==> flow/design.v (excerpt) <==
module Top(
  input         clock,
                reset,
  input  [31:0] io_address,
  input         io_addr_strobe,
  input  [31:0] io_write_data,
  input         io_write_strobe,
  input  [3:0]  io_byte_enable,
  input         io_read_strobe,
  output [31:0] io_read_data,
  input  [15:0] sw,
  output [15:0] led,
  output [7:0]  anode_assert,
  output [6:0]  segs
);
Size: roughly 1600 cells after synthesis, roughly 12000 um^2 of cells after synthesis.
Settings: LEC_CHECK=0, CAP_MARGIN=0, CELL_PAD_IN_SITES_GLOBAL_PLACEMENT=0, CORE_MARGIN=2, CORE_UTILIZATION=66, MAX_ROUTING_LAYER=met5, MIN_ROUTING_LAYER=met1, SLEW_MARGIN=20; clock period 3.82 ns.
run.sh (not shown) runs the stock make flow with config.mk's settings and CLKGATE_MAP_FILE=.
The baseline finished with setup timing left.
Change:
- ABC_AREA: not set -> 1
- CAP_MARGIN: 0 -> 5
- CELL_PAD_IN_SITES_DETAIL_PLACEMENT: not set -> 1
- CELL_PAD_IN_SITES_GLOBAL_PLACEMENT: 0 -> 1
- CORE_ASPECT_RATIO: not set -> 1.06
- CORE_UTILIZATION: 66 -> 38
- GPL_ROUTABILITY_DRIVEN: not set -> 0
- SLEW_MARGIN: 20 -> 35
- TNS_END_PERCENT: not set -> 80
Outcome: The new run ran to the end with violations: setup timing. Worst setup slack is better by 800 ps. Non-clock buffer count came out lower by 39. Sequential share of layout area falls by 1.9 points. Critical path depth rises by 5. Count of clock-buffer cells in the layout is higher by 6. Total power goes up by a few percent. Sequential power barely changes. Global-route usage goes down by 15 points. Routed wire length went up by about a fifth.
Change:
- ABC_AREA: 1 -> not set
- CAP_MARGIN: 5 -> 20
- CELL_PAD_IN_SITES_DETAIL_PLACEMENT: 1 -> not set
- CELL_PAD_IN_SITES_GLOBAL_PLACEMENT: 1 -> not set
- CORE_ASPECT_RATIO: 1.06 -> not set
- CORE_UTILIZATION: 38 -> 17
- GPL_ROUTABILITY_DRIVEN: 0 -> not set
- MAX_ROUTING_LAYER: met5 -> not set
- MIN_ROUTING_LAYER: met1 -> not set
- SLEW_MARGIN: 35 -> 20
- TNS_END_PERCENT: 80 -> not set
- clock period: 3.82 -> 4.45 ns (I/O delays scaled with it)
Result: With this change the flow went through all stages and came out clean. Core utilization fell by 27 points. Setup slack gets better by 160 ps. Non-clock buffer count rose by 23. Wire length fell by 16%. Final area fell by 3.2%. Power fell by 17%. Worst hold slack gets better by 6.6 ps. Final cell count rose by 2.2%. Count of clock-buffer cells in the layout fell by 6. Synthesized area fell by 7.2%. Flip-flop count does not change.

run A:
Starting RTL as in the previous note.
make LEC_CHECK=0 CAP_MARGIN=20 CORE_MARGIN=2 CORE_UTILIZATION=38 CTS_CLUSTER_DIAMETER=119 GPL_TIMING_DRIVEN=0 MIN_ROUTING_LAYER=met2 PLACE_DENSITY_LB_ADDON=0.19 SLEW_MARGIN=20 finish   # period 4.5 ns
In run A the implementation ran to completion but is not tape-out ready, as the final checks report negative setup slack.
#### Input delta (run B over run A)
Settings: CORE_UTILIZATION: 38 -> 39; GPL_TIMING_DRIVEN: 0 -> 1; CTS_CLUSTER_DIAMETER: 119 -> 180.
Findings:
- The flow did not stop early for run B: all stages ran, and the layout cleared the timing, DRC and antenna checks.
- In run B relative to run A, port buffer count had gone up slightly.
- Slew at the pin with the worst max-slew slack: run B < run A
- Per the comparison of run B with run A, number of global-route vias before repair dropped 6.7%; total number of H-tree levels has remained practically unchanged; tapcell count decreased by 6 relative to the old numbers; routed wire length went down 5200 um.
- Compared to run A, run B was floorplanned on a smaller die.
- Against run A, run B comes in 0.12 ns lower on time the final worst path needs with I/O delays and setup.
- Site row count (higher): run A
- Taking run A as the reference, in run B post-route clock period utilization lost 2.7 points; register-to-register slack picked up an extra 0.25 ns.
[inputs] run C vs run B
Settings: CAP_MARGIN now 0, was 20; PLACE_DENSITY_LB_ADDON no longer set, was 0.19; CORE_UTILIZATION now 67, was 39; GPL_TIMING_DRIVEN no longer set, was 1; MIN_ROUTING_LAYER no longer set, was met2; CTS_CLUSTER_DIAMETER no longer set, was 180; CTS_CLUSTER_SIZE now 33, previously not set; the clock period (ns, I/O delays scaled along) now 3.69, was 4.5.
Results
In run C the global-route wire length before repair turned out 0.55% lower than in run B.
Of run B and run C, the run reporting the lower post-route met1 wirelength was run B.
Summary — worst setup slack, run C relative to run B: lower, by 0.47 ns.
As far as number of synthesized register bits goes, run B and run C are indistinguishable; the numbers are identical.
Between run B and run C, the synthesized cell count does not differ in any meaningful way.
| clock skew after layout | run B vs run C | ≈ equal |
Final weighted congestion in routability-driven placement of run C exceeds that of run B by a few percent.
Higher fraction of area in clock buffers and inverters among run B and run C: run B
Of run B and run C, just one finished clean: run B.
Run C: complete, dirty (negative setup slack)
Here is what was changed in the inputs of run D compared with run C.
Settings: a change of CORE_UTILIZATION from 67 to 40; a change of CAP_MARGIN from 0 to 20; a deleted CTS_CLUSTER_SIZE that had been 33; a change of the clock period (ns, I/O delays scaled along) from 3.69 to 4.45.
Findings:
On register-to-register setup slack, run C loses to run D.
Delta (run D minus run C): post-CTS repair timing setup buffer count went down by 5, final-layout worst hold slack was more or less identical, sum of buffers and inverters on the critical path went down by 1.
Run D ends up with higher setup slack than run C does.
Higher first-iteration DRC count goes to run C over run D.
Changes observed in run D relative to run C: power dissipated in sequential cells decreased by 17% relative to the old numbers, power consumption went down 11%, post-CTS clock slew at the launch and capture registers of the worst setup and hold paths saw little to no change.
From the logs: run C reached the end of the flow and failed the layout checks with negative setup slack.
Run D ran to completion and came out clean on the timing, DRC and antenna checks.
Setup changes, run D to run E
Settings: ABC_AREA newly set to 1; CORE_UTILIZATION changed from 40 to 68; the clock period (ns, I/O delays scaled along) changed from 4.45 to 0.995.
==> results <==
Seen in the log of run E: DPL-0038 during detailed placement (3_5_place_dp), after which the run never completed. Run D: all stages complete, timing, DRC and antenna checks passed. Looking at mux cell area share after synthesis, run E sits 3.7 points lower than run D does. When the final numbers for run E and run D were put side by side, the share of synthesized area occupied by flip-flops and latches turned out to be greater in run D. Compared with run D, count of unique library cells instantiated by Yosys in run E decreased by more than a quarter.
No activity file was given, so power comes from the tool's default toggle rates.
